==> inputs of run K <==
==> flow/design.v (excerpt) <==
module cordic_native(
    I_rst_n,                 
    I_clk,                   
    I_init_phase,            
    I_change_phase,           
    I_inc_phase,             
    O_cos,                   
    O_sin                    
    );
==> flow/config.mk <==
export PLATFORM = sky130hd
export DESIGN_NAME = cordic_native
export DESIGN_NICKNAME = cordic_native
export VERILOG_FILES = /design/flow/design.v
export SDC_FILE = /design/flow/constraint.sdc
export NUM_CORES = 4
export LEC_CHECK = 0
export CAP_MARGIN = 20
export CORE_MARGIN = 2
export CORE_UTILIZATION = 68
export CTS_CLUSTER_DIAMETER = 25
export CTS_CLUSTER_SIZE = 33
export SETUP_SLACK_MARGIN = 1.15
export SLEW_MARGIN = 20
==> flow/constraint.sdc <==
create_clock -name core_clock -period 4.33 [get_ports {I_clk}]
set_input_delay 0.8660 -clock core_clock [delete_from_list [all_inputs] [get_ports {I_clk}]]
set_output_delay 0.8660 -clock core_clock [all_outputs]
set_load 0.01 [all_outputs]
run.sh (not shown) runs the stock make flow with config.mk's settings and CLKGATE_MAP_FILE=.
==> run H (differences from run K) <==
--- a/flow/config.mk
+++ b/flow/config.mk
@@ -9,6 +9,4 @@
 export CORE_MARGIN = 2
-export CORE_UTILIZATION = 68
-export CTS_CLUSTER_DIAMETER = 25
-export CTS_CLUSTER_SIZE = 33
-export SETUP_SLACK_MARGIN = 1.15
+export CORE_UTILIZATION = 64
+export SETUP_SLACK_MARGIN = 0.74
 export SLEW_MARGIN = 20
==> flow/constraint.sdc (replaced) <==
create_clock -name core_clock -period 3.32 [get_ports {I_clk}]
set_input_delay 0.6640 -clock core_clock [delete_from_list [all_inputs] [get_ports {I_clk}]]
set_output_delay 0.6640 -clock core_clock [all_outputs]
set_load 0.01 [all_outputs]
==> run A (differences from run K) <==
==> flow/config.mk (replaced) <==
export PLATFORM = sky130hd
export DESIGN_NAME = cordic_native
export DESIGN_NICKNAME = cordic_native
export VERILOG_FILES = /design/flow/design.v
export SDC_FILE = /design/flow/constraint.sdc
export NUM_CORES = 4
export LEC_CHECK = 0
export CAP_MARGIN = 25
export CORE_MARGIN = 2
export CORE_UTILIZATION = 40
export CTS_CLUSTER_DIAMETER = 284
export MAX_ROUTING_LAYER = met4
export PLACE_DENSITY_LB_ADDON = 0.15
export SLEW_MARGIN = 20
export TNS_END_PERCENT = 75
==> flow/constraint.sdc (replaced) <==
create_clock -name core_clock -period 3.95 [get_ports {I_clk}]
set_input_delay 0.7900 -clock core_clock [delete_from_list [all_inputs] [get_ports {I_clk}]]
set_output_delay 0.7900 -clock core_clock [all_outputs]
set_load 0.01 [all_outputs]
==> run X (differences from run K) <==
--- a/flow/config.mk
+++ b/flow/config.mk
@@ -7,8 +7,8 @@
 export LEC_CHECK = 0
+export ABC_AREA = 1
 export CAP_MARGIN = 20
 export CORE_MARGIN = 2
-export CORE_UTILIZATION = 68
-export CTS_CLUSTER_DIAMETER = 25
-export CTS_CLUSTER_SIZE = 33
-export SETUP_SLACK_MARGIN = 1.15
+export CORE_UTILIZATION = 70
+export CTS_CLUSTER_DIAMETER = 340
+export PLACE_DENSITY = 0.65
 export SLEW_MARGIN = 20
==> flow/constraint.sdc (replaced) <==
create_clock -name core_clock -period 2.42 [get_ports {I_clk}]
set_input_delay 0.4840 -clock core_clock [delete_from_list [all_inputs] [get_ports {I_clk}]]
set_output_delay 0.4840 -clock core_clock [all_outputs]
set_load 0.01 [all_outputs]
==> comparison table <==
item                                                                                                     run A                     run X       run K       run H
Run status                                                                            timing/DRC/antenna clean    stopped before the end  timing/DRC/antenna clean  timing/DRC/antenna clean
Stage where the flow stopped                                                                                 -  global routing (5_1_grt)           -           -
Place WS                                                                                               -131 ps                   -753 ps      208 ps     -530 ps
Setup skew after layout                                                                                29.6 ps                         -     15.7 ps     35.5 ps
Worst hold path cell count                                                                                   0                         -           0           0
Delay of the slowest cell on the worst path                                                             490 ps                         -      480 ps      370 ps
Part of the Yosys area used for sequential elements                                                      0.306                     0.294       0.306       0.306
Most common cell on crit path                                                                                -                         -     o21ai_2    o21bai_1
Final slew viol count                                                                                        0                         -           0           0
M1 WL                                                                                                 39400 um                         -    38000 um    41700 um
Tightest Pin Transition                                                                                 917 ps                         -      813 ps      686 ps
Die Width                                                                                               304 um                    235 um      234 um      241 um
Area growth, synth to finish                                                                             12.4%                         -       22.1%       36.7%
Clock latency at the later pin of the worst-skew pair                                                   620 ps                         -      710 ps      650 ps
Worst setup slack after layout                                                                          432 ps                         -     1180 ps      259 ps
Seq cells                                                                                                  551                         -         551         551
Number of gates given a new drive strength after cts                                                         0                       615          90         525
Arithmetic-cell share of the synthesized area counting full adders, half adders and majority gates       0.194                     0.187       0.194       0.194
Worst hold margin                                                                                       303 ps                         -      318 ps      291 ps
Final routed DRC violation total                                                                             0                         -           0           0
Reg clk slew, reported paths                                                                             60 ps                         -       40 ps       60 ps
